==> inputs of run M <==
==> flow/design.v <==
`timescale 1ns / 1ps
module skin_detection(
    input clk,
    input n_rst,
    input [23:0] i_vid_data,
    input i_vid_hsync,
    input i_vid_vsync,
    input i_vid_VDE,
    input [3:0] sw,
    output reg [23:0] o_vid_data,
    output reg o_vid_hsync,
    output reg o_vid_vsync,
    output reg o_vid_VDE
);
    localparam [7:0] skin_y = 8'd80;
    localparam [7:0] skin_cb_min = 8'd70;  
    localparam [7:0] skin_cb_max = 8'd135;  
    localparam [7:0] skin_cr_min = 8'd120;  
    localparam [7:0] skin_cr_max = 8'd180;   
    reg signed [8:0] y, ytemp;
    reg signed [8:0] cb;
    reg signed [8:0] cr;
    reg signed [8:0] rtemp,gtemp,btemp, rtemp2, gtemp2, btemp2;
    localparam [7:0] r  = 8'd255;
    localparam [7:0] g = 8'd0;
    localparam [7:0] b = 8'd255;
    wire [7:0] red, green, blue;
    assign {red, blue, green} = i_vid_data;
    wire hsync = i_vid_hsync;
    wire vsync = i_vid_vsync;
    wire VDE = i_vid_VDE;
    always @(posedge clk) begin
        if(sw == 4'd1) begin
        ytemp <= 16+ (256*red+green*645+blue*98)/1000;
        cb <= (577*(btemp-ytemp))/1000+128;
        cr <= (713*(rtemp-ytemp))/1000+128;
        y <= ytemp;
        rtemp <= red;
        gtemp <= green;
        btemp <= blue;
        rtemp2 <= rtemp;
        gtemp2 <= gtemp;
        btemp2 <= btemp;
        if(y > skin_y && skin_cb_min < cb && skin_cb_max > cb && skin_cr_min < cr && skin_cr_max > cr) begin
            o_vid_data[23:16] <= rtemp2;
            o_vid_data[15:8] <= btemp2;
            o_vid_data[7:0] <= gtemp2;
        end else begin
            o_vid_data[23:16] <= r;
            o_vid_data[15:8] <= b;
            o_vid_data[7:0] <= g;
        end
        o_vid_hsync <=  hsync;
        o_vid_vsync <=  vsync;
        o_vid_VDE <=  VDE;
    end
    end
endmodule
`timescale 1ns / 1ps
module inversion(
    input clk,
    input n_rst,
    input [23:0] i_vid_data,
    input i_vid_hsync,
    input i_vid_vsync,
    input i_vid_VDE,
    input [3:0] sw,
    output reg [23:0] o_vid_data,
    output reg o_vid_hsync,
    output reg o_vid_vsync,
    output reg o_vid_VDE
);
    wire [7:0] red, green, blue;
    assign {red, green, blue} = i_vid_data;
 always @(posedge clk) begin
        if(sw == 4'd2) begin
            o_vid_data[23:16] <= 255-red;
            o_vid_data[15:8] <= 255-green;
            o_vid_data[7:0] <= 255-blue;
        end
        o_vid_hsync <= i_vid_hsync;
        o_vid_vsync <=  i_vid_vsync;
        o_vid_VDE <=  i_vid_VDE;
        end
endmodule
`timescale 1ns / 1ps
module position(
input clk,
    input n_rst,
    input [23:0] i_vid_data,
    input i_vid_hsync,
    input i_vid_vsync,
    input i_vid_VDE,
    input [3:0] sw,
    output reg [23:0] o_vid_data,
    output reg o_vid_hsync,
    output reg o_vid_vsync,
    output reg o_vid_VDE
);
    wire [7:0] red, green, blue;
    reg [16:0] vcount, hcount;
    reg [16:0] vcount_q, hcount_q;
    assign {red, blue, green} = i_vid_data;
    always @* begin
        hcount = hcount_q;
        vcount = vcount_q;
        if(!n_rst) begin
            hcount = 0;
            vcount = 0;
        end else
            if(i_vid_VDE) begin
        if(hcount_q>=16'd1919) begin
            hcount = 0;
            if(vcount_q>=16'd1079)
                vcount =0;
         else vcount = vcount_q +1;
    end else hcount = hcount_q +1;
    end
    end
    always @(posedge clk) begin
        hcount_q <= hcount;
        vcount_q <= vcount;
    end
    wire [7:0] grey = (3*red)/100 + (59*green)/100 + (11*blue)/100;
     always @(posedge clk) begin
           if(sw == 4'd3) begin
             if (hcount > 200 && hcount < 800) begin
                o_vid_data[23:16] <= grey;
                 o_vid_data[15:8] <= grey; 
                 o_vid_data[7:0] <= grey;         
           end
           else
             o_vid_data <= i_vid_data;
           end
           o_vid_hsync <= i_vid_hsync;
           o_vid_vsync <=  i_vid_vsync;
           o_vid_VDE <=  i_vid_VDE;
           end
endmodule
`timescale 1ns / 1ps
module colour_change #
(
    parameter DATA_WIDTH = 24  
)
(
    input  wire                   clk,
    input  wire                   n_rst,
    input  wire [DATA_WIDTH-1:0] i_vid_data,
    input  wire                  i_vid_hsync,
    input  wire                  i_vid_vsync,
    input  wire                  i_vid_VDE,
    output reg [DATA_WIDTH-1:0] o_vid_data,
    output reg                  o_vid_hsync,
    output reg                  o_vid_vsync,
    output reg                  o_vid_VDE,
    input wire [3:0] btn,
    input wire [3:0] sw,
    output wire [3:0] led 
);
 assign led = 4'd0;
 wire [23:0] out1, out2,out3;
   wire hsync, vsync, vde, hsync2, vsync2, vde2, hsync3, vsync3, vde3;
   always@* begin
       case(sw)
           4'd1:begin o_vid_data=out1;
           o_vid_hsync = hsync;
           o_vid_vsync = vsync;
           o_vid_VDE = vde;
           end
           4'd2: begin 
            o_vid_data=out2;
            o_vid_hsync = hsync2;
            o_vid_vsync = vsync2;
            o_vid_VDE = vde2;
           end
           4'd3: begin 
           o_vid_data=out3;
           o_vid_hsync = hsync3;
           o_vid_vsync = vsync3;
           o_vid_VDE = vde3;
          end
          default: begin
           o_vid_data=i_vid_data;
           o_vid_hsync = i_vid_hsync;
           o_vid_vsync = i_vid_vsync;
           o_vid_VDE = i_vid_VDE;
           end
       endcase
   end
   skin_detection skin(.clk(clk), .n_rst(n_rst), .i_vid_data(i_vid_data), .i_vid_hsync(i_vid_hsync), .i_vid_vsync(i_vid_vsync), .i_vid_VDE(i_vid_VDE), .o_vid_data(out1), .o_vid_hsync(hsync), .o_vid_vsync(vsync), .o_vid_VDE(vde), .sw(sw));
   inversion inverse(.clk(clk), .n_rst(n_rst), .i_vid_data(i_vid_data), .i_vid_hsync(i_vid_hsync), .i_vid_vsync(i_vid_vsync), .i_vid_VDE(i_vid_VDE), .o_vid_data(out2), .o_vid_hsync(hsync2), .o_vid_vsync(vsync2), .o_vid_VDE(vde2), .sw(sw));
   position pos(.clk(clk), .n_rst(n_rst), .i_vid_data(i_vid_data), .i_vid_hsync(i_vid_hsync), .i_vid_vsync(i_vid_vsync), .i_vid_VDE(i_vid_VDE), .o_vid_data(out3), .o_vid_hsync(hsync3), .o_vid_vsync(vsync3), .o_vid_VDE(vde3), .sw(sw));
endmodule
==> flow/run.sh <==
#!/bin/bash
# the make line also repeats each setting of config.mk as NAME=value (left out here)
make -C /OpenROAD-flow-scripts/flow DESIGN_CONFIG=/design/flow/config.mk WORK_HOME=/design/flow/orfs CLKGATE_MAP_FILE= finish
==> flow/config.mk <==
export PLATFORM = sky130hd
export DESIGN_NAME = colour_change
export DESIGN_NICKNAME = colour_change
export VERILOG_FILES = /design/flow/design.v
export SDC_FILE = /design/flow/constraint.sdc
export NUM_CORES = 4
export LEC_CHECK = 0
export ABC_AREA = 0
export CAP_MARGIN = 25
export CELL_PAD_IN_SITES_GLOBAL_PLACEMENT = 0
export CORE_MARGIN = 2
export CORE_UTILIZATION = 25
export CTS_CLUSTER_DIAMETER = 88
export PLACE_DENSITY = 0.82
export SETUP_SLACK_MARGIN = 5.0
export SLEW_MARGIN = 20
export TNS_END_PERCENT = 70
==> flow/constraint.sdc <==
create_clock -name core_clock -period 32.1 [get_ports {clk}]
set_input_delay 6.4200 -clock core_clock [delete_from_list [all_inputs] [get_ports {clk}]]
set_output_delay 6.4200 -clock core_clock [all_outputs]
set_load 0.01 [all_outputs]
==> run G (differences from run M) <==
- ABC_AREA: 0 -> 1
- CAP_MARGIN: 25 -> 20
- CELL_PAD_IN_SITES_GLOBAL_PLACEMENT: 0 -> default
- CORE_UTILIZATION: 25 -> 72
- CTS_CLUSTER_DIAMETER: 88 -> default
- PLACE_DENSITY: 0.82 -> default
- SETUP_SLACK_MARGIN: 5.0 -> default
- TNS_END_PERCENT: 70 -> default
==> flow/constraint.sdc (replaced) <==
create_clock -name core_clock -period 13.4 [get_ports {clk}]
set_input_delay 2.6800 -clock core_clock [delete_from_list [all_inputs] [get_ports {clk}]]
set_output_delay 2.6800 -clock core_clock [all_outputs]
set_load 0.01 [all_outputs]
==> comparison <==
- Of run M and run G, run G has the higher clock skew (gap 1.8 ps).
- Non-clock buffer count: run G is higher than run M (120).
- Against run G, the sequential share of layout area of run M is lower by 0.77 points.
- Count of clock-buffer cells in the layout is the same in run G and run M.
- Of run G and run M, run G has the higher critical path depth (gap 24).

==> maple: inputs <==
Starts from the design.v that is shown in full above.
Settings: LEC_CHECK=0, CAP_MARGIN=5, CELL_PAD_IN_SITES_DETAIL_PLACEMENT=1, CORE_ASPECT_RATIO=0.65, CORE_MARGIN=2, CORE_UTILIZATION=40, CTS_CLUSTER_SIZE=40, GPL_ROUTABILITY_DRIVEN=1, GPL_TIMING_DRIVEN=0, HOLD_SLACK_MARGIN=-0.09, SETUP_SLACK_MARGIN=5.0, SLEW_MARGIN=25, TNS_END_PERCENT=90; clock period 20.0 ns.
run.sh (not shown) runs the stock make flow with config.mk's settings and CLKGATE_MAP_FILE=.
==> onyx (differences from maple) <==
==> flow/config.mk (replaced) <==
export PLATFORM = sky130hd
export DESIGN_NAME = colour_change
export DESIGN_NICKNAME = colour_change
export VERILOG_FILES = /design/flow/design.v
export SDC_FILE = /design/flow/constraint.sdc
export NUM_CORES = 4
export LEC_CHECK = 0
export CAP_MARGIN = 20
export CORE_MARGIN = 2
export CORE_UTILIZATION = 67
export SETUP_SLACK_MARGIN = -0.92
export SLEW_MARGIN = 20
==> flow/constraint.sdc (replaced) <==
create_clock -name core_clock -period 12.2 [get_ports {clk}]
set_input_delay 2.4400 -clock core_clock [delete_from_list [all_inputs] [get_ports {clk}]]
set_output_delay 2.4400 -clock core_clock [all_outputs]
set_load 0.01 [all_outputs]
==> results.yml <==
# flow metrics
cells_and_area:
  mi_logic_area_um2: 22600
  flop-count: 179
  logic_gate_count: 2598
route:
  routedWlPerCell_um: 23.0
  remaining_drc_errors: 0
place:
  post_dp_cell_area_um2: 28100
min_path:
  hp-start: "skin.gtemp[5]$_DFFE_PN_"
clock_tree:
  worstSkewPairLatency_ns: 0.45
global_route:
  grt_overflow_total: 0
outcome:
  status: "finished clean"
Source of the figures above: maple

==> results.yml <==
# generated from flow reports
synth:
  aoi_share: 0.231
  ys_types: 146
  synth-main-ff-cell: "edfxtp_1"
die:
  initCoreUtil: 0.677
place:
  post_dp_cell_area_um2: 34400
outcome:
  status: "stopped before the end"
  stop_stage: "global routing (5_1_grt)"
  firstError: "[ERROR GRT-0116] Global routing finished with congestion. Check the congestion regions in the DRC Viewer."
global_route:
  gr-usage-met2: 1.00
  grt_overflow_total: 357
Source of the figures above: onyx


==> 07-11: inputs <==
// colour_change: RTL as listed in full above, without the edits since
Settings: LEC_CHECK=0, ABC_AREA=1, CAP_MARGIN=25, CELL_PAD_IN_SITES_GLOBAL_PLACEMENT=0, CORE_MARGIN=2, CORE_UTILIZATION=71, CTS_CLUSTER_DIAMETER=214, CTS_CLUSTER_SIZE=14, HOLD_SLACK_MARGIN=-0.1, PLACE_DENSITY_LB_ADDON=0.04, SETUP_SLACK_MARGIN=-0.87, SLEW_MARGIN=20, TNS_END_PERCENT=70; clock period 11.4 ns.
==> 10-02 (differences from 07-11) <==
- CAP_MARGIN: 25 -> 20
- CELL_PAD_IN_SITES_GLOBAL_PLACEMENT: 0 -> default
- CORE_UTILIZATION: 71 -> 72
- CTS_CLUSTER_DIAMETER: 214 -> 184
- CTS_CLUSTER_SIZE: 14 -> 98
- HOLD_SLACK_MARGIN: -0.1 -> default
- PLACE_DENSITY_LB_ADDON: 0.04 -> default
- SETUP_SLACK_MARGIN: -0.87 -> default
- TNS_END_PERCENT: 70 -> default
==> flow/constraint.sdc (replaced) <==
create_clock -name core_clock -period 13.4 [get_ports {clk}]
set_input_delay 2.6800 -clock core_clock [delete_from_list [all_inputs] [get_ports {clk}]]
set_output_delay 2.6800 -clock core_clock [all_outputs]
set_load 0.01 [all_outputs]
==> comparison <==
07-11 aborted during global routing. 10-02 went through all stages and came out clean. Of 07-11 and 10-02, 07-11 has the higher die area (gap about 1.4%, measured against 10-02). Area after synthesis is the same in 10-02 and 07-11. Synthesized cell count is the same in 10-02 and 07-11.
==> figures <==
| quantity | 07-11 | 10-02 |
|---|---|---|
| Number of clock buffers inserted by TritonCTS | 17 | 17 |
| Mux cell area share after synthesis | 0 | 0 |
| DP Cell Count | 4,265 | 3,804 |
| HPWL reported at the end of detailed placement | 54.92 mm | 45.83 mm |
| Total Die Area | 35,510 µm² | 35,030 µm² |
| Starting Density | 0.7203 | 0.7257 |
| Row count | 67 | 67 |
| Horizontal die dimension | 188.4 µm | 187.2 µm |
| Post-synthesis cell area | 24,150 µm² | 24,150 µm² |
| Synthesized-area fraction occupied by xor and xnor cells | 0.06906 | 0.06906 |
| Pre-CTS WS | -2310 ps | -620.4 ps |
| Number of gates resized after cts | 151 | 14 |
| Number of setup buffers added after CTS | 35 | 5 |
| CTS Root Buffer Type | sky130_fd_sc_hd__clkbuf_16 | sky130_fd_sc_hd__clkbuf_16 |
| Weighted congestion reported at the end of routability-driven placement | 1.006 | 0.9050 |
| Post-synthesis register bit count | 179 | 179 |
| Number of I/O port buffers | 59 | 59 |
| Vertical die dimension | 188.4 µm | 187.2 µm |
| DP Area | 29,310 µm² | 25,820 µm² |
| Status | stopped before the end | finished clean |
| Stage where the flow stopped | global routing | - |
| Core Box Area | 33,530 µm² | 33,280 µm² |

==> 03-09: inputs <==
RTL: the design.v shown in full above, as it stands there.
==> flow/config.mk <==
export PLATFORM = sky130hd
export DESIGN_NAME = colour_change
export DESIGN_NICKNAME = colour_change
export VERILOG_FILES = /design/flow/design.v
export SDC_FILE = /design/flow/constraint.sdc
export NUM_CORES = 4
export LEC_CHECK = 0
export ABC_AREA = 1
export CAP_MARGIN = 20
export CORE_MARGIN = 2
export CORE_UTILIZATION = 72
export PLACE_DENSITY_LB_ADDON = 0.2
export SETUP_SLACK_MARGIN = 3.3
export SLEW_MARGIN = 20
export TNS_END_PERCENT = 5
==> flow/constraint.sdc <==
create_clock -name core_clock -period 13.4 [get_ports {clk}]
set_input_delay 2.6800 -clock core_clock [delete_from_list [all_inputs] [get_ports {clk}]]
set_output_delay 2.6800 -clock core_clock [all_outputs]
set_load 0.01 [all_outputs]
==> inputs of 03-19, as changes to 03-09 <==
ABC_AREA = not set   (was 1)
CORE_UTILIZATION = 68   (was 72)
PLACE_DENSITY_LB_ADDON = not set   (was 0.2)
SETUP_SLACK_MARGIN = not set   (was 3.3)
TNS_END_PERCENT = not set   (was 5)
==> flow/constraint.sdc (replaced) <==
create_clock -name core_clock -period 18.1 [get_ports {clk}]
set_input_delay 3.6200 -clock core_clock [delete_from_list [all_inputs] [get_ports {clk}]]
set_output_delay 3.6200 -clock core_clock [all_outputs]
set_load 0.01 [all_outputs]
==> notes <==
Against 03-09, the die area of 03-19 is higher by 14%.
In 03-09 the synthesized area is smaller than in 03-19, by about 7.5%.
03-19 went through all stages and came out clean. 03-09 stopped in 5_1_grt, error GRT-0232.
Synthesized cell count: 03-09 is larger than 03-19 (about 4%).
==> figures <==
| item | 03-09 | 03-19 |
|---|---|---|
| Run status | did not finish | no timing/DRC/antenna violations |
| Last stage reached | 5_1_grt | - |
| Core Box Area | 33280 sq um | 37760 sq um |
| Worst slack after detailed placement | -100.9 ps | 140.6 ps |
| Num rows | 67 | 71 |
| Xor-xnor portion of the synthesized cell area | 6.906% | 8.464% |
| Die width | 187.2 um | 200.0 um |
| Routability Congestion | 0.9077 | 0.9161 |
| Effective utilization at floorplan | 72.57% | 69.18% |
| Number of distinct standard cells referenced by the synthesized netlist | 83 | 146 |
| Number of gates resized after CTS | 234 | 0 |
| Post-synthesis simple-gate area fraction | 30.01% | 19.30% |
| Total placed instance area | 25840 sq um | 27160 sq um |
| Inst Count DP | 3786 | 3629 |
| Post-synthesis cell count | 3234 | 3106 |
| Total standard cell area after synthesis | 24150 sq um | 26120 sq um |
| Yosys stat chip area | 24150 sq um | 26120 sq um |
| Area leader share | 19.77% | 18.28% |
| Number of setup buffers added after CTS | 93 | 0 |
| Vertical die dimension | 187.2 um | 200.0 um |
